// manager
module manager(
input clk,rst,rstk,sw,
input [0:0]next,
input [3:0]n,
input [2:0]mode,
input [9:0]moneyget,
input [9:0]timeget,
input swm,
input [0:0]nextt,
output reg[9:0]initial_money,
output reg [9:0]per_money,
output reg[9:0]num_of_park,
output reg[9:0]initial_vipmoney,
output reg [9:0]averagetime,
output reg[63:0]show
    );  
    reg nextti;
integer sumofcar;
reg [9:0]totaltime; 
reg [9:0]totalmoney;  
parameter set=3'b000;   
parameter ok=3'b001; 
parameter fail=3'b010;
parameter simoney=3'b011; 
parameter spmoney=3'b100; 
parameter snopark=3'b101;
parameter svmoney=3'b110;
parameter satime=3'b111;
parameter set_initial_money=3'b001;  
parameter set_per_money=3'b010;  
parameter set_initial_vipmoney=3'b011;  
parameter empty_park=3'b100;  
parameter set_park=3'b101;  
parameter show_money=3'b110;   
parameter zero = 8'b11000000;  
parameter one = 8'b11111001;   
parameter two = 8'b10100100;   
parameter three = 8'b10110000;
parameter four = 8'b10011001;  
parameter five = 8'b10010010;  
parameter six = 8'b10000010;   
parameter seven = 8'b11111000; 
parameter eight = 8'b10000000; 
parameter nine = 8'b10010000;  
parameter _A = 8'b10001000;    
parameter _B = 8'b10000011;    
parameter _C = 8'b11000110;    
parameter _D = 8'b10100001;    
parameter _E = 8'b10000110;    
parameter _F = 8'b10001110;    
parameter _G = 8'b11000010;    
parameter _H = 8'b10001001;    
parameter _I = 8'b11110000;    
parameter _J = 8'b11110001;    
parameter _K = 8'b10001010;    
parameter _L = 8'b11000111;    
parameter _M = 8'b11001000;    
parameter _N = 8'b10101011;    
parameter _O = 8'b10100011;    
parameter _P = 8'b10001100;    
parameter _Q = 8'b10011000;    
parameter _R = 8'b11001110;    
parameter _S = 8'b10110110;    
parameter _T = 8'b10000111;    
parameter _U = 8'b11000001;    
parameter _V = 8'b11100011;   
parameter _W = 8'b10000001;    
parameter _X = 8'b10011011;    
parameter _Y = 8'b10010001;    
parameter _Z = 8'b10100101;    
reg swt;
wire [9:0]num;
wire [3:0]n1t;
wire [3:0]n2t;
wire [3:0]n3t;
wire [7:0]show1t;
wire [7:0]show2t;
wire [7:0]show3t;
reg [2:0]state;
  ...
Size in the first run: ~9300 cells after synthesis, about 290 flip-flops, about 0.068 mm^2 of cells after synthesis.
clock: 109.0 ns
lec_check: 0
cap_margin: 20
cell_pad_in_sites_global_placement: 2
core_margin: 2
core_utilization: 72
cts_cluster_diameter: 227
cts_cluster_size: 89
gpl_routability_driven: 0
gpl_timing_driven: 1
max_routing_layer: met5
min_routing_layer: met1
place_density: 0.37
slew_margin: 20
run.sh (not shown) runs the stock make flow with config.mk's settings and CLKGATE_MAP_FILE=.
The baseline did not get past global placement without I/O on GPL-0301.
Edit:
==> flow/config.mk (replaced) <==
export PLATFORM = sky130hd
export DESIGN_NAME = manager
export DESIGN_NICKNAME = manager
export VERILOG_FILES = /design/flow/design.v
export SDC_FILE = /design/flow/constraint.sdc
export NUM_CORES = 4
export LEC_CHECK = 0
export CAP_MARGIN = 20
export CORE_MARGIN = 2
export CORE_UTILIZATION = 39
export SLEW_MARGIN = 20
==> flow/constraint.sdc (replaced) <==
create_clock -name core_clock -period 95.2 [get_ports {clk}]
set_input_delay 19.0400 -clock core_clock [delete_from_list [all_inputs] [get_ports {clk}]]
set_output_delay 19.0400 -clock core_clock [all_outputs]
set_load 0.01 [all_outputs]
Effect: With this change the flow produced a clean layout; area after synthesis is unchanged; synthesized cell count stays the same; die size is higher by well over a third.
Edit:
--- a/flow/config.mk
+++ b/flow/config.mk
@@ -9,3 +9,3 @@
 export CORE_MARGIN = 2
-export CORE_UTILIZATION = 39
+export CORE_UTILIZATION = 65
 export SLEW_MARGIN = 20
==> flow/constraint.sdc (replaced) <==
create_clock -name core_clock -period 98.4 [get_ports {clk}]
set_input_delay 19.6800 -clock core_clock [delete_from_list [all_inputs] [get_ports {clk}]]
set_output_delay 19.6800 -clock core_clock [all_outputs]
set_load 0.01 [all_outputs]
Result:
- synthesized cell count is unchanged
- global-route usage came out higher by 14 points
- routed wire length came out lower by 4.2%
- count of clock-buffer cells in the layout decreases by 2
Edit:
--- a/flow/config.mk
+++ b/flow/config.mk
@@ -7,5 +7,7 @@
 export LEC_CHECK = 0
+export ABC_AREA = 1
 export CAP_MARGIN = 20
 export CORE_MARGIN = 2
-export CORE_UTILIZATION = 65
+export CORE_UTILIZATION = 68
 export SLEW_MARGIN = 20
+export TNS_END_PERCENT = 100
==> flow/constraint.sdc (replaced) <==
create_clock -name core_clock -period 61.4 [get_ports {clk}]
set_input_delay 12.2800 -clock core_clock [delete_from_list [all_inputs] [get_ports {clk}]]
set_output_delay 12.2800 -clock core_clock [all_outputs]
set_load 0.01 [all_outputs]
This time the run stopped in global routing.
Die size goes down by a little under a tenth.
Area after synthesis goes down by a few percent.
Synthesized cell count goes up by roughly a tenth.
Edit:
--- a/flow/config.mk
+++ b/flow/config.mk
@@ -8,6 +8,6 @@
 export ABC_AREA = 1
-export CAP_MARGIN = 20
+export CAP_MARGIN = 15
 export CORE_MARGIN = 2
-export CORE_UTILIZATION = 68
+export CORE_UTILIZATION = 65
 export SLEW_MARGIN = 20
-export TNS_END_PERCENT = 100
+export TNS_END_PERCENT = 5
==> flow/constraint.sdc (replaced) <==
create_clock -name core_clock -period 60.6 [get_ports {clk}]
set_input_delay 12.1200 -clock core_clock [delete_from_list [all_inputs] [get_ports {clk}]]
set_output_delay 12.1200 -clock core_clock [all_outputs]
set_load 0.01 [all_outputs]
The new run never finished: it broke off in global routing, error ODB-0269.
Synthesized cell count does not change.
Synthesized area does not change.
Die size is higher by a few percent.
Edit:
--- a/flow/config.mk
+++ b/flow/config.mk
@@ -7,7 +7,5 @@
 export LEC_CHECK = 0
-export ABC_AREA = 1
-export CAP_MARGIN = 15
+export CAP_MARGIN = 20
 export CORE_MARGIN = 2
-export CORE_UTILIZATION = 65
+export CORE_UTILIZATION = 58
 export SLEW_MARGIN = 20
-export TNS_END_PERCENT = 5
==> flow/constraint.sdc (replaced) <==
create_clock -name core_clock -period 80.1 [get_ports {clk}]
set_input_delay 16.0200 -clock core_clock [delete_from_list [all_inputs] [get_ports {clk}]]
set_output_delay 16.0200 -clock core_clock [all_outputs]
set_load 0.01 [all_outputs]
After rerunning: The changed run passed the timing, DRC and antenna checks. Area after synthesis goes up by about 3.3%. Synthesized cell count drops by about 11%. Die area came out higher by about 16%.

* * *

Starting RTL as in the previous note.
Settings: LEC_CHECK=0, CAP_MARGIN=5, CELL_PAD_IN_SITES_GLOBAL_PLACEMENT=0, CORE_MARGIN=2, CORE_UTILIZATION=19, CTS_CLUSTER_DIAMETER=227, GPL_ROUTABILITY_DRIVEN=0, GPL_TIMING_DRIVEN=1, HOLD_SLACK_MARGIN=0.06, MAX_ROUTING_LAYER=met4, MIN_ROUTING_LAYER=met1, PLACE_DENSITY=0.9, SETUP_SLACK_MARGIN=2.35, SLEW_MARGIN=20; clock period 170.0 ns.
Change:
- CAP_MARGIN: 5 -> 10
- CELL_PAD_IN_SITES_GLOBAL_PLACEMENT: 0 -> 1
- CORE_ASPECT_RATIO: not set -> 0.5
- CORE_MARGIN: 2 -> 9
- CORE_UTILIZATION: 19 -> 60
- CTS_CLUSTER_DIAMETER: 227 -> 74
- HOLD_SLACK_MARGIN: 0.06 -> not set
- MAX_ROUTING_LAYER: met4 -> met5
- PLACE_DENSITY: 0.9 -> not set
- PLACE_DENSITY_LB_ADDON: not set -> 0.13
- TNS_END_PERCENT: not set -> 70
The changed run passed the timing, DRC and antenna checks. Clock-buffer cell count grows by 6. Fmax grows by a few percent. Global-route usage grows by 19 points. Setup slack gains 2100 ps. Sequential cell count does not change. First-iteration DRC count shrinks by a quarter to a third. Synthesized cell count stays the same. Final cell count shrinks by a quarter to a third. Wire length shrinks by a few percent. Via count shrinks by a few percent.
Change:
- CAP_MARGIN: 10 -> 20
- CELL_PAD_IN_SITES_GLOBAL_PLACEMENT: 1 -> 2
- CORE_ASPECT_RATIO: 0.5 -> not set
- CORE_MARGIN: 9 -> 2
- CORE_UTILIZATION: 60 -> 72
- CTS_CLUSTER_DIAMETER: 74 -> 227
- CTS_CLUSTER_SIZE: not set -> 83
- PLACE_DENSITY: not set -> 0.65
- PLACE_DENSITY_LB_ADDON: 0.13 -> not set
- SETUP_SLACK_MARGIN: 2.35 -> not set
- TNS_END_PERCENT: 70 -> not set
- clock period: 170.0 -> 109.0 ns (I/O delays scaled with it)
The new run failed in global placement without I/O (GPL-0301).
Synthesized area is unchanged.
Synthesized cell count does not change.
Die area went down by about 23%.
Change:
- CORE_ASPECT_RATIO: not set -> 0.5
- CORE_MARGIN: 2 -> 9
- CORE_UTILIZATION: 72 -> 49
- CTS_CLUSTER_DIAMETER: 227 -> 74
- CTS_CLUSTER_SIZE: 83 -> not set
- PLACE_DENSITY: 0.65 -> not set
- PLACE_DENSITY_LB_ADDON: not set -> 0.13
- SETUP_SLACK_MARGIN: not set -> 2.35
- clock period: 109.0 -> 170.0 ns (I/O delays scaled with it)
Outcome:
- This time the run produced a clean layout
- die size grows by 58%
- synthesized cell count does not change
- synthesized area does not change

* * *

manager again, from the RTL that the note above started with.
Settings: LEC_CHECK=0, ABC_AREA=1, CAP_MARGIN=20, CORE_MARGIN=2, CORE_UTILIZATION=72, CTS_CLUSTER_DIAMETER=373, CTS_CLUSTER_SIZE=31, PLACE_DENSITY_LB_ADDON=0.24, SLEW_MARGIN=20, TNS_END_PERCENT=5; clock period 63.9 ns.
The starting point never finished: it broke off in global routing (GRT-0116).
Next try:
- ABC_AREA: 1 -> default
- CORE_UTILIZATION: 72 -> 58
- CTS_CLUSTER_DIAMETER: 373 -> default
- CTS_CLUSTER_SIZE: 31 -> default
- PLACE_DENSITY_LB_ADDON: 0.24 -> default
- TNS_END_PERCENT: 5 -> default
- clock period: 63.9 -> 98.4 ns (I/O delays scaled with it)
With this change the flow went through all stages and came out clean.
Die area rose by 28%.
Synthesized area went up by 3.3%.
Synthesized cell count went down by 11%.
Next try:
- ABC_AREA: default -> 1
- TNS_END_PERCENT: default -> 5
- clock period: 98.4 -> 60.6 ns (I/O delays scaled with it)
With this change the flow reached the layout checks and failed them: negative setup slack.
Setup slack loses 9000 ps.
Maximum frequency climbs by 46%.
First-iteration DRC count is lower by 22%.
Next try:
- CORE_UTILIZATION: 58 -> 67
- PLACE_DENSITY: default -> 0.37
- TNS_END_PERCENT: 5 -> default
- clock period: 60.6 -> 138.0 ns (I/O delays scaled with it)
The new run ran to the end with no violations.
Via count goes down by 13%.
Wire length goes down by 20%.
Final area goes down by 23%.
Count of clock-buffer cells in the layout goes up by 3.
Fmax goes down by 26%.
Global-route usage goes down by 0.80 points.
Hold slack is better by 21 ps.
Next try:
- CAP_MARGIN: 20 -> 5
- CORE_UTILIZATION: 67 -> 68
- PLACE_DENSITY: 0.37 -> default
- TNS_END_PERCENT: default -> 5
- clock period: 138.0 -> 60.2 ns (I/O delays scaled with it)
- With this change the flow ended with an error in global routing, error GRT-0232
- area after synthesis stays the same
- die size drops by 1.5%
- synthesized cell count stays the same
Next try:
- ABC_AREA: 1 -> default
- CAP_MARGIN: 5 -> 20
- CORE_UTILIZATION: 68 -> 13
- TNS_END_PERCENT: 5 -> default
- clock period: 60.2 -> 138.0 ns (I/O delays scaled with it)
Effect: This time the run completed without violations; die area rose to 5.3 times its value; area after synthesis is higher by a few percent; synthesized cell count drops by roughly a tenth.
